// CORDIC
module CORDIC #(parameter integer W = 32)
(
    input wire clk,
    input wire start,
    input wire signed [31:0] x,
    input wire signed [31:0] y,
    output wire signed [W-1:0]phi,
    output wire done
);
wire sigma;
wire signed [31:0] x_shift;
wire signed [31:0] y_shift;
reg [5:0] counter;
reg signed [31:0] x_reg;
reg signed [31:0] y_reg;
reg signed [31:0] z;
wire signed [31:0] atan_table [0:27];
assign atan_table[00] = 32'h3243f6a9; 
assign atan_table[01] = 32'h1dac6705;
assign atan_table[02] = 32'h0fadbafd;
assign atan_table[03] = 32'h07f56ea7;
assign atan_table[04] = 32'h03feab77;
assign atan_table[05] = 32'h01ffd55c;
assign atan_table[06] = 32'h00fffaab;
assign atan_table[07] = 32'h007fff55;
assign atan_table[08] = 32'h003fffeb;
assign atan_table[09] = 32'h001ffffd;
assign atan_table[10] = 32'h00100000;
assign atan_table[11] = 32'h00080000;
assign atan_table[12] = 32'h00040000;
assign atan_table[13] = 32'h00020000;
assign atan_table[14] = 32'h00010000;
assign atan_table[15] = 32'h00008000;
assign atan_table[16] = 32'h00004000;
assign atan_table[17] = 32'h00002000;
assign atan_table[18] = 32'h00001000;
assign atan_table[19] = 32'h00000800;
assign atan_table[20] = 32'h00000400;
  ...
export LEC_CHECK = 0
export CAP_MARGIN = 20
export CORE_MARGIN = 2
export CORE_UTILIZATION = 23
export SLEW_MARGIN = 20
create_clock -name core_clock -period 7.15 [get_ports {clk}]
run.sh (not shown) runs the stock make flow with config.mk's settings and CLKGATE_MAP_FILE=.
The first run finished clean.
Edit:
CORE_UTILIZATION = 70   (was 23)
CTS_CLUSTER_SIZE = 100   (was not set)
PLACE_DENSITY_LB_ADDON = 0.06   (was not set)
SETUP_SLACK_MARGIN = 1.08   (was not set)
clock period = 3.72 ns   (was 7.15 ns; I/O delays follow)
The new run never finished: it broke off in 3_5_place_dp. Synthesized cell count stays the same. Die area is lower by well over a third. Synthesized area does not change.
Edit:
CORE_UTILIZATION = 56   (was 70)
CTS_CLUSTER_DIAMETER = 167   (was not set)
PLACE_DENSITY_LB_ADDON = not set   (was 0.06)
SETUP_SLACK_MARGIN = not set   (was 1.08)
TNS_END_PERCENT = 10   (was not set)
clock period = 7.5 ns   (was 3.72 ns; I/O delays follow)
=>
- This time the run went through all stages and came out clean
- area after synthesis stays the same
- synthesized cell count is unchanged
- die size went up by a quarter to a third
Edit:
ABC_AREA = 1   (was not set)
CORE_ASPECT_RATIO = 0.5   (was not set)
CORE_UTILIZATION = 55   (was 56)
SETUP_SLACK_MARGIN = 0.76   (was not set)
TNS_END_PERCENT = 15   (was 10)
What happened: Global-route usage falls by 3.5 points. Critical path depth grows by 11. Worst hold slack improves by 0.013 ns.
Edit:
ABC_AREA = not set   (was 1)
CORE_ASPECT_RATIO = not set   (was 0.5)
CORE_UTILIZATION = 40   (was 55)
CTS_CLUSTER_DIAMETER = not set   (was 167)
CTS_CLUSTER_SIZE = not set   (was 100)
SETUP_SLACK_MARGIN = not set   (was 0.76)
TNS_END_PERCENT = not set   (was 15)
clock period = 7.15 ns   (was 7.5 ns; I/O delays follow)
After rerunning: Wire length came out higher by about 17%; sequential power went up by 23%; worst setup slack got worse by 1.1 ns; count of clock-buffer cells in the layout falls by 2.

========
Setup of exp/tundra:
The RTL this note starts from:
==> flow/design.v <==
module CORDIC #(parameter integer W = 32)
(
    input wire clk,
    input wire start,
    input wire signed [31:0] x,
    input wire signed [31:0] y,
    output wire signed [W-1:0]phi,
    output wire done
);
wire sigma;
wire signed [31:0] x_shift;
wire signed [31:0] y_shift;
reg [5:0] counter;
reg signed [31:0] x_reg;
reg signed [31:0] y_reg;
reg signed [31:0] z;
wire signed [31:0] atan_table [0:27];
assign atan_table[00] = 32'h3243f6a9; 
assign atan_table[01] = 32'h1dac6705;
assign atan_table[02] = 32'h0fadbafd;
assign atan_table[03] = 32'h07f56ea7;
assign atan_table[04] = 32'h03feab77;
assign atan_table[05] = 32'h01ffd55c;
assign atan_table[06] = 32'h00fffaab;
assign atan_table[07] = 32'h007fff55;
assign atan_table[08] = 32'h003fffeb;
assign atan_table[09] = 32'h001ffffd;
assign atan_table[10] = 32'h00100000;
assign atan_table[11] = 32'h00080000;
assign atan_table[12] = 32'h00040000;
assign atan_table[13] = 32'h00020000;
assign atan_table[14] = 32'h00010000;
assign atan_table[15] = 32'h00008000;
assign atan_table[16] = 32'h00004000;
assign atan_table[17] = 32'h00002000;
assign atan_table[18] = 32'h00001000;
assign atan_table[19] = 32'h00000800;
assign atan_table[20] = 32'h00000400;
assign atan_table[21] = 32'h00000200;
assign atan_table[22] = 32'h00000100;
assign atan_table[23] = 32'h00000080;
assign atan_table[24] = 32'h00000040;
assign atan_table[25] = 32'h00000020;
assign atan_table[26] = 32'h00000010;
assign atan_table[27] = 32'h00000008;
assign sigma = y_reg[31];
assign x_shift = y_reg >>> counter; 
assign y_shift = x_reg >>> counter; 
assign phi = z[31:31-W+1];
assign done = (counter == 28);
always @(posedge clk) begin
    if(start)begin
        x_reg <= x;
        y_reg <= y;
        z <= 0;
        counter <= 0;
    end
    else begin
        if(counter == 28) begin
            x_reg <= x_reg;
            y_reg <= y_reg;
            z <= z;
            counter <= counter;
        end
        else begin
            x_reg <= sigma ? (x_reg - x_shift) : (x_reg + x_shift);
            y_reg <= sigma ? (y_reg + y_shift) : (y_reg - y_shift);
            z <= sigma ? (z - atan_table[counter]) : (z + atan_table[counter]);
            counter <= counter + 1;
        end
    end
end
endmodule
make LEC_CHECK=0 CAP_MARGIN=20 CORE_MARGIN=2 CORE_UTILIZATION=63 SETUP_SLACK_MARGIN=1.36 SLEW_MARGIN=20 finish   # period 7.5 ns
exp/tundra finished end to end and its layout was clean on timing, DRC and antenna.
#### Input delta (exp/violet over exp/tundra)
Settings: putting MIN_ROUTING_LAYER at met2 where nothing was set; clearing SETUP_SLACK_MARGIN, which used to be 1.36; putting MAX_ROUTING_LAYER at met4 where nothing was set; swapping 2 for 4 in CORE_MARGIN.
==> results <==
5_1_grt: exp/violet exited with error. Of exp/violet and exp/tundra, exp/tundra shows the lower number of placed instances, taps included, with exp/violet above it. As far as synthesized area goes, exp/violet and exp/tundra are indistinguishable; the numbers are identical. As far as maximum count of clock buffers along a single path goes, exp/tundra and exp/violet are indistinguishable; the numbers are identical. Starting density of the core came out exactly the same in exp/violet and exp/tundra. Against exp/tundra, die area in exp/violet came out worse. Against exp/tundra, exp/violet comes in 53 lower on number of resized instances in the post-cts repair step. On post-CTS repair timing setup buffer count: exp/violet sits below exp/tundra.
[inputs] exp/ember vs exp/violet
Settings: CORE_MARGIN changed from 4 to 5; TNS_END_PERCENT newly set to 85; MAX_ROUTING_LAYER changed from met4 to met5; CELL_PAD_IN_SITES_DETAIL_PLACEMENT newly set to 1; CELL_PAD_IN_SITES_GLOBAL_PLACEMENT newly set to 1; SLEW_MARGIN changed from 20 to 15; CAP_MARGIN changed from 20 to 0; CTS_CLUSTER_DIAMETER newly set to 312; SETUP_SLACK_MARGIN newly set to 1.39.
## What came out
- What ended exp/violet was a tool error in 5_1_grt; the run never finished.
- exp/ember did not finish; the tool stopped in 4_1_cts with error DPL-0033.
- Initial cell density of the core delta for exp/ember relative to exp/violet: 0.18 points lower
- Taking exp/violet as the reference point, the final weighted congestion in routability-driven placement of exp/ember falls by 0.049.
- Delta (exp/ember minus exp/violet): yosys stat chip area about even, total placed instance area now sits lower, core footprint closely matched the old numbers, die span in x now larger.
- HPWL after detailed placement: exp/ember vs exp/violet up about 22%
The inputs of exp/zinc differ from those of exp/ember as listed below.
Settings: SLEW_MARGIN now 20, was 15; CORE_MARGIN now 2, was 5; SETUP_SLACK_MARGIN no longer set, was 1.39; MIN_ROUTING_LAYER no longer set, was met2; CELL_PAD_IN_SITES_DETAIL_PLACEMENT no longer set, was 1; CTS_CLUSTER_DIAMETER no longer set, was 312; CAP_MARGIN now 20, was 0; TNS_END_PERCENT no longer set, was 85; CELL_PAD_IN_SITES_GLOBAL_PLACEMENT no longer set, was 1; MAX_ROUTING_LAYER no longer set, was met5; CORE_UTILIZATION now 48, was 63; the clock period (ns, I/O delays scaled along) now 6.9, was 7.5.
No stage failed in exp/zinc, and the final checks on the layout all came back clean.
From exp/ember to exp/zinc, chip area estimate from yosys synthesis did not move at all.
Summary of exp/zinc over exp/ember: placed cell area went up; vertical die dimension went up; standard cell core area went up; number of synthesized register bits did not really move; chip area went up.
Number of rows in the core area, exp/ember and exp/zinc, lower one = exp/ember.
Summary of exp/zinc over exp/ember: cell total after placement now larger, routability-driven placement congestion ratio now smaller, starting density of the core now smaller.

========
Setup of red:
RTL: the design.v shown in full above, as it stands there.
export LEC_CHECK = 0
export ABC_AREA = 1
export CAP_MARGIN = 20
export CELL_PAD_IN_SITES_DETAIL_PLACEMENT = 1
export CORE_ASPECT_RATIO = 0.86
export CORE_MARGIN = 2
export CORE_UTILIZATION = 18
export GPL_ROUTABILITY_DRIVEN = 0
export HOLD_SLACK_MARGIN = 0.1
export PLACE_DENSITY = 0.62
export SETUP_SLACK_MARGIN = 0.32
export SLEW_MARGIN = 15
create_clock -name core_clock -period 6.19 [get_ports {clk}]
> inputs changed (red -> blue)
==> flow/config.mk <==
export PLATFORM = sky130hd
export DESIGN_NAME = CORDIC
export DESIGN_NICKNAME = CORDIC
export VERILOG_FILES = /design/flow/design.v
export SDC_FILE = /design/flow/constraint.sdc
export NUM_CORES = 4
export LEC_CHECK = 0
export CAP_MARGIN = 20
export CORE_MARGIN = 2
export CORE_UTILIZATION = 64
export SLEW_MARGIN = 20
==> flow/constraint.sdc <==
create_clock -name core_clock -period 5.36 [get_ports {clk}]
set_input_delay 1.0720 -clock core_clock [delete_from_list [all_inputs] [get_ports {clk}]]
set_output_delay 1.0720 -clock core_clock [all_outputs]
set_load 0.01 [all_outputs]
Findings:
Going from red to blue, synthesized chip area reported by yosys moved up, post-synthesis cell count lost 735, cell area after synthesis moved up.
Compared with red, blue shows a simple logic cell fraction of the synthesized area that is 27 points lower.
In terms of sequential element share of the synthesized area, red and blue differ only marginally.
red → blue: net count entering floorplan fell 735; die span in y went down by about 40%; count of flip-flops with a built-in enable after synthesis barely changed; die area lower; fraction of the mapped netlist area in compound gates moved up.
blue got as far as global routing (5_1_grt), where a tool error ended the run.
For green, these inputs were changed with respect to blue:
-- flow/config.mk --
<<< blue, line 10
export CORE_UTILIZATION = 64
>>> green, line 10
export CORE_UTILIZATION = 15
==> flow/constraint.sdc <==
create_clock -name core_clock -period 8.69 [get_ports {clk}]
set_input_delay 1.7380 -clock core_clock [delete_from_list [all_inputs] [get_ports {clk}]]
set_output_delay 1.7380 -clock core_clock [all_outputs]
set_load 0.01 [all_outputs]
Results
blue is listed as incomplete: the tool reported an error in global routing (5_1_grt) and the run ended there. green: no failed stages, no open violations at the end. blue has higher cell resize tally after clock tree synthesis than green. Comparing blue and green, the lower routability congestion estimate is on green. Die area ended up 320% higher on green than on blue.
## Diff of input files: orange against green
-- flow/config.mk --
<<< green, line 10
export CORE_UTILIZATION = 15
>>> orange, line 10
export CORE_UTILIZATION = 63
export MIN_ROUTING_LAYER = met2
==> flow/constraint.sdc <==
create_clock -name core_clock -period 7.5 [get_ports {clk}]
set_input_delay 1.5000 -clock core_clock [delete_from_list [all_inputs] [get_ports {clk}]]
set_output_delay 1.5000 -clock core_clock [all_outputs]
set_load 0.01 [all_outputs]
Results
- On multiplexer area fraction after synthesis, green and orange are neck and neck.
- No final results exist for orange, since it was stopped by error GRT-0116 during global routing (5_1_grt).
- orange — instance count after placement with tap cells included 1052 lower, green as reference
- Number of hold-repair buffers added at the cts stage: orange vs green identical
No activity file was given, so power comes from the tool's default toggle rates.
